==> flow/design.v (excerpt) <==
module cam_pixel_labeler (
    input  logic        clk,
    input  logic        reset,
    input  logic        href,
    input  logic        vsync,
    input  logic [ 7:0] ov7670_data,
    output logic        we,
    output logic [16:0] wAddr,
    output logic [ 2:0] label_data,
    output logic        camera_dp_en,
    output logic        v_finish_camera,
    output logic [ 9:0] x_pixel_camera,
    output logic [ 9:0] y_pixel_camera
);
Size in the first run: ~3200 cells after synthesis, roughly 39 flip-flops, roughly 55 I/O pins, about 24000 µm² of cells after synthesis.
export LEC_CHECK = 0
export CAP_MARGIN = 20
export CORE_MARGIN = 2
export CORE_UTILIZATION = 71
export CTS_CLUSTER_DIAMETER = 198
export CTS_CLUSTER_SIZE = 41
export MAX_ROUTING_LAYER = met4
export SETUP_SLACK_MARGIN = 5.0
export SLEW_MARGIN = 20
create_clock -name core_clock -period 99.6 [get_ports {clk}]
run.sh (not shown) runs the stock make flow with config.mk's settings and CLKGATE_MAP_FILE=.
The baseline failed in global routing (GRT-0232).
Next try:
Settings changed: CORE_UTILIZATION 71 to 56, CTS_CLUSTER_DIAMETER 198 to unset, CTS_CLUSTER_SIZE 41 to 72, MAX_ROUTING_LAYER met4 to unset, SETUP_SLACK_MARGIN 5.0 to unset.
Clock period 99.6 ns to 150.0 ns, I/O delays scaled along.
Result: The new run finished with timing, DRC and antenna clean. Synthesized cell count stays the same. Die area rose by a quarter to a third. Area after synthesis does not change.
Next try:
Settings changed: CORE_UTILIZATION 56 to 57, CTS_CLUSTER_SIZE 72 to unset.
Clock period 150.0 ns to 86.2 ns, I/O delays scaled along.
The changed run stopped in global routing (GRT-0232). Area after synthesis does not change. Die size went down by 1.7%. Synthesized cell count does not change.

The RTL this note starts from:
==> flow/design.v <==
`timescale 1ns / 1ps
module OV7670_MemController (
    input  logic        clk,
    input  logic        reset,
    input  logic        href,
    input  logic        vsync,
    input  logic [ 7:0] ov7670_data,
    output logic        we,
    output logic [16:0] wAddr,
    output logic [15:0] wData,
    output logic        camera_dp_en,
    output logic        v_finish_camera,
    output logic [ 9:0] x_pixel_camera,
    output logic [ 9:0] y_pixel_camera
);
    logic [15:0] pixel_data;
    logic [ 9:0] h_counter;   
    logic [ 9:0] v_counter;   
    assign wAddr = v_counter * 320 + h_counter[9:1];
    assign wData = pixel_data;
    assign x_pixel_camera = h_counter / 2;
    assign y_pixel_camera = v_counter;
    assign camera_dp_en = ((x_pixel_camera < 320) && (y_pixel_camera < 240));
    always_ff @(posedge clk, posedge reset) begin
        if (reset) begin
            h_counter  <= 0;
            pixel_data <= 0;
            we         <= 1'b0;
        end else begin
            if (href) begin
                h_counter <= h_counter + 1;
                if (h_counter[0] == 0) begin
                    pixel_data[15:8] <= ov7670_data;
                    we               <= 1'b0;
                end else begin
                    pixel_data[7:0] <= ov7670_data;
                    we              <= 1'b1;
                end
            end else begin
                h_counter <= 0;
                we        <= 1'b0;
            end
        end
    end
    always_ff @(posedge clk, posedge reset) begin
        if (reset) begin
            v_counter <= 0;
        end else begin
            if (vsync) begin
                v_counter <= 0;
            end else begin
                if (h_counter == (320 * 2 - 1)) begin
                    v_counter <= v_counter + 1;
                end
            end
        end
    end
    logic v_sync_flag;
    always_ff @(posedge clk or posedge reset) begin
        if (reset) begin
            v_sync_flag <= 0;
            v_finish_camera <= 0;
        end else if (vsync) begin
            if (!v_sync_flag) begin
                v_sync_flag <= 1;
                v_finish_camera <= 1;
            end else begin
                v_finish_camera <= 0;
            end
        end else begin
            v_sync_flag <= 0;
            v_finish_camera <= 0;
        end
    end
endmodule
module negedge_detect (
    input  logic clk,
    input  logic reset,
    input  logic x,
    output logic o_tick
);
    logic tmp_reg;
    always_ff @(posedge clk or posedge reset) begin
        if (reset) begin
            tmp_reg <= 0;
        end else begin
            tmp_reg <= x;
        end
    end
    assign o_tick = (~x) & tmp_reg;
endmodule
`timescale 1ns / 1ps
module rgb_to_hsv (
    input  logic [4:0] r_data,
    input  logic [5:0] g_data,
    input  logic [4:0] b_data,
    output logic [1:0] r_g_decision,     
    output logic [7:0] s_data,
    output logic [7:0] v_data
);
    localparam GREEN_R_MAX_THRESHOLD = 120;
    localparam GREEN_G_MIN_THRESHOLD = 180;
    localparam GREEN_B_MAX_THRESHOLD = 120;
    localparam RED_R_MIN_THRESHOLD = 190;
    localparam RED_G_MAX_THRESHOLD = 100;
    localparam RED_B_MAX_THRESHOLD = 100;
    logic [7:0] r_8b;
    logic [7:0] g_8b;
    logic [7:0] b_8b;
    logic [7:0] max_val;
    logic [7:0] min_val;
    assign r_8b = {r_data, r_data[4:2]};
    assign g_8b = {g_data, g_data[5:4]};
    assign b_8b = {b_data, b_data[4:2]};
    always_comb begin
        if ((g_8b >= GREEN_G_MIN_THRESHOLD) && (r_8b <= GREEN_R_MAX_THRESHOLD) && (b_8b <= GREEN_B_MAX_THRESHOLD)) begin
            r_g_decision = 1;
        end
        else if ((r_8b >= RED_R_MIN_THRESHOLD) && (g_8b <= RED_G_MAX_THRESHOLD) && (b_8b <= RED_B_MAX_THRESHOLD)) begin
            r_g_decision = 0;
        end else begin
            r_g_decision = 2;
        end
    end
    find_max_val U_MAX_VAL (
        .x1 (r_8b),
        .x2 (g_8b),
        .x3 (b_8b),
        .max(max_val)
    );
    find_min_val U_MIN_VAL (
        .x1 (r_8b),
        .x2 (g_8b),
        .x3 (b_8b),
        .min(min_val)
    );
    assign v_data = max_val;
    always_comb begin
        if (!max_val) begin
            s_data = 0;
        end else begin
            s_data = ((max_val - min_val) * 255) / max_val;
        end
    end
endmodule
module find_max_val (
    input  logic [7:0] x1,
    input  logic [7:0] x2,
    input  logic [7:0] x3,
    output logic [7:0] max
);
    logic [7:0] temp_max;
    assign temp_max = (x1 > x2) ? x1 : x2;
    assign max = (temp_max > x3) ? temp_max : x3;
endmodule
module find_min_val (
    input  logic [7:0] x1,
    input  logic [7:0] x2,
    input  logic [7:0] x3,
    output logic [7:0] min
);
    logic [7:0] temp_min;
    assign temp_min = (x1 < x2) ? x1 : x2;
    assign min = (temp_min < x3) ? temp_min : x3;
endmodule
`timescale 1ns / 1ps
module Label_Gen (
    input  logic [7:0] s_data,
    input  logic [7:0] v_data,
    input  logic [1:0] r_g_decision,
    output logic [2:0] label_data
);
    localparam ROAD = 0;
    localparam WALK_ROAD = 1;
    localparam BACKGROUND = 2;
    localparam CAR = 3;
    localparam HUMAN = 4;
    localparam ROAD_V_THRESHOLD = 38;
    localparam ROAD_S_THRESHOLD = 77;
    localparam WALK_V_THRESHOLD = 179;
    localparam WALK_S_THRESHOLD = 51;
    always_comb begin
        if (r_g_decision == 0) begin
            label_data = CAR;
        end 
        else if (r_g_decision == 1) begin
            label_data = HUMAN;
        end 
        else if ((v_data >= WALK_V_THRESHOLD) && (s_data <= WALK_S_THRESHOLD)) begin
            label_data = WALK_ROAD;
        end
        else if((v_data <= ROAD_V_THRESHOLD) && (s_data <= ROAD_S_THRESHOLD)) begin
            label_data = ROAD;
        end 
        else begin
            label_data = BACKGROUND;
        end
    end
endmodule
`timescale 1ns / 1ps
module cam_pixel_labeler (
    input  logic        clk,
    input  logic        reset,
    input  logic        href,
    input  logic        vsync,
    input  logic [ 7:0] ov7670_data,
    output logic        we,
    output logic [16:0] wAddr,
    output logic [ 2:0] label_data,
    output logic        camera_dp_en,
    output logic        v_finish_camera,
    output logic [ 9:0] x_pixel_camera,
    output logic [ 9:0] y_pixel_camera
);
    logic [15:0] ov7670_wData;
    logic [ 1:0] r_g_decision;
    logic [ 7:0] s_data;
    logic [ 7:0] v_data;
    OV7670_MemController U_OV7670_MemController (
        .clk            (clk),
        .reset          (reset),
        .href           (href),
        .vsync          (vsync),
        .ov7670_data    (ov7670_data),
        .we             (we),
        .wAddr          (wAddr),
        .wData          (ov7670_wData),
        .camera_dp_en   (camera_dp_en),
        .v_finish_camera(v_finish_camera),
        .x_pixel_camera (x_pixel_camera),
        .y_pixel_camera (y_pixel_camera)
    );
    rgb_to_hsv U_rgb_to_hsv (
        .r_data      (ov7670_wData[15:11]),
        .g_data      (ov7670_wData[10:5]),
        .b_data      (ov7670_wData[4:0]),
        .s_data      (s_data),
        .v_data      (v_data),
        .r_g_decision(r_g_decision)
    );
    Label_Gen U_Label_Gen (
        .r_g_decision(r_g_decision),
        .s_data      (s_data),
        .v_data      (v_data),
        .label_data  (label_data)
    );
endmodule
export LEC_CHECK = 0
export CAP_MARGIN = 15
export CELL_PAD_IN_SITES_DETAIL_PLACEMENT = 1
export CORE_ASPECT_RATIO = 0.52
export CORE_MARGIN = 2
export CORE_UTILIZATION = 48
export CTS_CLUSTER_SIZE = 55
export GPL_TIMING_DRIVEN = 1
export MIN_ROUTING_LAYER = met2
export PLACE_DENSITY = 0.77
export SETUP_SLACK_MARGIN = 1.7
export SLEW_MARGIN = 40
export TNS_END_PERCENT = 95
create_clock -name core_clock -period 97.1 [get_ports {clk}]
The first run did not get past global routing (5_1_grt) (GRT-0116).
Rerun with:
Settings changed: CAP_MARGIN 15 to 30, CELL_PAD_IN_SITES_DETAIL_PLACEMENT 1 to not set, CORE_ASPECT_RATIO 0.52 to not set, CORE_UTILIZATION 48 to 72, CTS_CLUSTER_DIAMETER set to 230, CTS_CLUSTER_SIZE 55 to 50, MIN_ROUTING_LAYER met2 to not set, SETUP_SLACK_MARGIN 1.7 to 5.0, SLEW_MARGIN 40 to 25.
Clock period 97.1 ns to 75.7 ns, I/O delays scaled along.
The changed run died in detailed placement (3_5_place_dp) (DPL-0038).
Synthesized cell count stays the same.
Die area is lower by 33%.
Area after synthesis does not change.

== build 2 ==
RTL: the design.v shown in full above, as it stands there.
Settings: LEC_CHECK=0, ABC_AREA=1, CAP_MARGIN=20, CORE_MARGIN=2, CORE_UTILIZATION=57, CTS_CLUSTER_DIAMETER=87, CTS_CLUSTER_SIZE=17, SLEW_MARGIN=20; clock period 86.2 ns.
Build 2: full flow OK, the timing, DRC and antenna checks passed
Setup changes, build 2 to build 41
Settings: removing ABC_AREA (formerly 1); changing CORE_UTILIZATION from 57 to 40; removing CTS_CLUSTER_SIZE (formerly 17); removing CTS_CLUSTER_DIAMETER (formerly 87); changing the clock period (ns, I/O delays scaled along) from 86.2 to 131.0.
Die boundary width up about 13% in build 41 wrt build 2. Lower cell area after synthesis goes to build 41 over build 2. Build 41 vs build 2 — post-synthesis net count dropped 1,409. Looking at initial antenna violation count across build 2 and build 41, the one that comes out lower is build 2.
Setup changes, build 41 to build 87
Settings: putting TNS_END_PERCENT at 5 where nothing was set; putting CTS_CLUSTER_SIZE at 41 where nothing was set; swapping 40 for 70 in CORE_UTILIZATION; swapping 131.0 for 126.0 in the clock period (ns, I/O delays scaled along).
### Flow results
- Build 87 completed end to end with timing, DRC and antenna clean.
- Changes observed in build 87 relative to build 41: final design area excluding fillers has decreased, total number of nets in the final design up about 0.34%, sum of met3 wire segment lengths after detailed routing has increased.
- In the flow results for build 41 and build 87, the share of the core filled by cells before placement is smaller on build 41.
- Between build 41 and build 87, the difference in sequential share of layout area is negligible.
Edits applied to the flow inputs when going from build 87 to build 79:
Settings: putting MAX_ROUTING_LAYER at met4 where nothing was set; clearing TNS_END_PERCENT, which used to be 5; clearing CTS_CLUSTER_SIZE, which used to be 41; swapping 70 for 66 in CORE_UTILIZATION; swapping 126.0 for 99.6 in the clock period (ns, I/O delays scaled along).
[summary]
Build 87 ran to completion and came out clean on the timing, DRC and antenna checks.
Build 79 completed end to end; final checks failed (setup timing).
Compared with build 87, build 79 shows a lower share of cell area taken by multi-input logic gates.
Worst setup slack: build 79 vs build 87 down 11,220 ps
On wire length: between build 87 and build 79, it ends up lower for build 87.
Compare build 87 and build 79 | via count lower: build 87
Changes observed in build 79 relative to build 87: data arrival time of the critical path went down; relative area change from synthesis to final layout went up.

== build 23 ==
RTL: the design.v shown in full above, as it stands there.
==> flow/config.mk <==
export PLATFORM = sky130hd
export DESIGN_NAME = cam_pixel_labeler
export DESIGN_NICKNAME = cam_pixel_labeler
export VERILOG_FILES = /design/flow/design.v
export SDC_FILE = /design/flow/constraint.sdc
export NUM_CORES = 4
export LEC_CHECK = 0
export CAP_MARGIN = 20
export CORE_ASPECT_RATIO = 0.72
export CORE_MARGIN = 2
export CORE_UTILIZATION = 72
export CTS_CLUSTER_DIAMETER = 233
export CTS_CLUSTER_SIZE = 31
export HOLD_SLACK_MARGIN = -0.09
export MAX_ROUTING_LAYER = met4
export SLEW_MARGIN = 20
==> flow/constraint.sdc <==
create_clock -name core_clock -period 100.0 [get_ports {clk}]
set_input_delay 20.0000 -clock core_clock [delete_from_list [all_inputs] [get_ports {clk}]]
set_output_delay 20.0000 -clock core_clock [all_outputs]
set_load 0.01 [all_outputs]
Build 23 did not run to completion, as it errored out during global routing.
Modified inputs, build 66 compared to build 23
Settings: removing MAX_ROUTING_LAYER (formerly met4); removing CORE_ASPECT_RATIO (formerly 0.72).
- Row die boundary width: build 66 lower / build 23 higher
- Build 66 vs. build 23: y dimension of the die went up by 28 microns.
- Build 23 -> build 66: number of library cell types mapped by synthesis delta 0, exact match
- Between build 23 and build 66, the flow reports instance area at placement increasing slightly.
- Looking at build 23 and build 66, the port buffer count is a wash.
- Status: routability congestion estimate from global placement parity (build 66, build 23)
- Build 23 did not run to completion, as it errored out during global routing.
- Although it ran to completion, build 66 produced a layout that fails the final checks because of setup timing.
- Build 23 and build 66 ended up with nearly the same register area share after synthesis.
- The pre-placement core utilization was comparable across build 23 and build 66.
## Diff of input files: build 76 against build 66
Settings: a change of CORE_UTILIZATION from 72 to 60; a deleted CTS_CLUSTER_SIZE that had been 31; a change of CTS_CLUSTER_DIAMETER from 233 to 92; an added ABC_AREA of 1; a deleted HOLD_SLACK_MARGIN that had been -0.09; a change of the clock period (ns, I/O delays scaled along) from 100.0 to 86.2.
Of build 76 and build 66, build 66 shows the higher multi-input gate share of the layout cell area, with build 76 below it.
Looking at number of iterations in the first detailed-routing pass across build 76 and build 66, the one that comes out lower is build 76.
Build 76 was carried through to the last stage, and its layout satisfied the timing, DRC and antenna checks.
Comparing utilization for build 76 and build 66, the smaller number came from build 76.
From build 66 to build 76 the numbers moved as follows: final clock skew fell 10 ps, cell area after layout closely matched the old numbers, number of setup buffers added after CTS decreased by 77 relative to the old numbers.
Input-level comparison between build 8 and build 76:
Settings: clearing ABC_AREA, which used to be 1; clearing CTS_CLUSTER_DIAMETER, which used to be 92; putting CORE_ASPECT_RATIO at 1.2 where nothing was set; putting PLACE_DENSITY_LB_ADDON at 0.0 where nothing was set; swapping 86.2 for 150.0 in the clock period (ns, I/O delays scaled along).
### Flow results
Synthesized-area fraction occupied by ao, oa, aoi and oai cells in build 8 is 18 points higher than in build 76
Transition at the pin with the smallest max-transition slack: lower on build 76
The yosys stat cell total in build 8 is 0.69 times that in build 76.
Build 8 vs build 76, instance count: build 8 lower
Clock tree cell share of total cell area: build 8 higher than build 76
Measured against build 8, the multi-input gate area in the final layout of build 76 comes out at 1.06 times the reference value.
Number of DRC markers in iteration 0 (build 8 vs. build 76) decreases by more than a quarter
Summary: wire length, build 8 better than build 76
Going from build 76 to build 8, area share of and/or/nand/nor cells after synthesis shrinks by 18 points.
Between build 8 and build 76, summed standard-cell area reported by yosys is lower for build 8, build 76 comes in above that.

// cam_pixel_labeler: RTL as listed in full above, without the edits since
Settings: LEC_CHECK=0, CAP_MARGIN=20, CORE_ASPECT_RATIO=1.33, CORE_MARGIN=2, CORE_UTILIZATION=56, CTS_CLUSTER_DIAMETER=212, CTS_CLUSTER_SIZE=72, MAX_ROUTING_LAYER=met4, SLEW_MARGIN=20; clock period 150.0 ns.
Then changed:
==> flow/config.mk (replaced) <==
export PLATFORM = sky130hd
export DESIGN_NAME = cam_pixel_labeler
export DESIGN_NICKNAME = cam_pixel_labeler
export VERILOG_FILES = /design/flow/design.v
export SDC_FILE = /design/flow/constraint.sdc
export NUM_CORES = 4
export LEC_CHECK = 0
export CAP_MARGIN = 20
export CORE_MARGIN = 2
export CORE_UTILIZATION = 50
export SLEW_MARGIN = 20
==> flow/constraint.sdc (replaced) <==
create_clock -name core_clock -period 73.0 [get_ports {clk}]
set_input_delay 14.6000 -clock core_clock [delete_from_list [all_inputs] [get_ports {clk}]]
set_output_delay 14.6000 -clock core_clock [all_outputs]
set_load 0.01 [all_outputs]
Result:
- Now the flow finished but failed the layout checks on setup timing
- final cell count goes up by 43%
- setup slack got worse by 38000 ps
- non-clock buffer count rose by 1494
- synthesized cell count does not change
- critical path depth goes up by 21
- area after synthesis stays the same
- utilization is higher by 21 points
- cell area came out higher by 52%
- sequential cell count is unchanged
Then changed:
--- a/flow/config.mk
+++ b/flow/config.mk
@@ -6,6 +6,8 @@
 export NUM_CORES = 4
 export LEC_CHECK = 0
+export ABC_AREA = 1
 export CAP_MARGIN = 20
 export CORE_MARGIN = 2
-export CORE_UTILIZATION = 50
+export CORE_UTILIZATION = 40
+export HOLD_SLACK_MARGIN = 0.01
 export SLEW_MARGIN = 20
==> flow/constraint.sdc (replaced) <==
create_clock -name core_clock -period 150.0 [get_ports {clk}]
set_input_delay 30.0000 -clock core_clock [delete_from_list [all_inputs] [get_ports {clk}]]
set_output_delay 30.0000 -clock core_clock [all_outputs]
set_load 0.01 [all_outputs]
What happened: The new run went through all stages and came out clean. Non-clock buffer count shrinks by 1505. Cell count grows by a few percent. Clock skew shrinks by 3.5 ps. Final area shrinks by a quarter to a third. First-iteration DRC count shrinks by roughly a tenth. Critical path depth grows by 23. Worst setup slack gains 61000 ps. Clock-buffer cell count stays the same.
Then changed:
--- a/flow/config.mk
+++ b/flow/config.mk
@@ -6,8 +6,6 @@
 export NUM_CORES = 4
 export LEC_CHECK = 0
-export ABC_AREA = 1
 export CAP_MARGIN = 20
 export CORE_MARGIN = 2
 export CORE_UTILIZATION = 40
-export HOLD_SLACK_MARGIN = 0.01
 export SLEW_MARGIN = 20
Via count went down by 15%; final area went down by 9.9%; core utilization went up by 0.17 points; cell count went down by 28%; wire length went down by 6.5%; clock-buffer cell count went down by 1; synthesized area went down by 9.9%.
Then changed:
--- a/flow/config.mk
+++ b/flow/config.mk
@@ -6,6 +6,10 @@
 export NUM_CORES = 4
 export LEC_CHECK = 0
+export ABC_AREA = 1
 export CAP_MARGIN = 20
+export CELL_PAD_IN_SITES_GLOBAL_PLACEMENT = 3
 export CORE_MARGIN = 2
 export CORE_UTILIZATION = 40
+export GPL_ROUTABILITY_DRIVEN = 0
+export HOLD_SLACK_MARGIN = 0.01
 export SLEW_MARGIN = 20
Effect: Now the flow died in global placement without I/O, error GPL-0301. Die size went up by 11%. Synthesized cell count went up by 44%. Synthesized area went up by 11%.
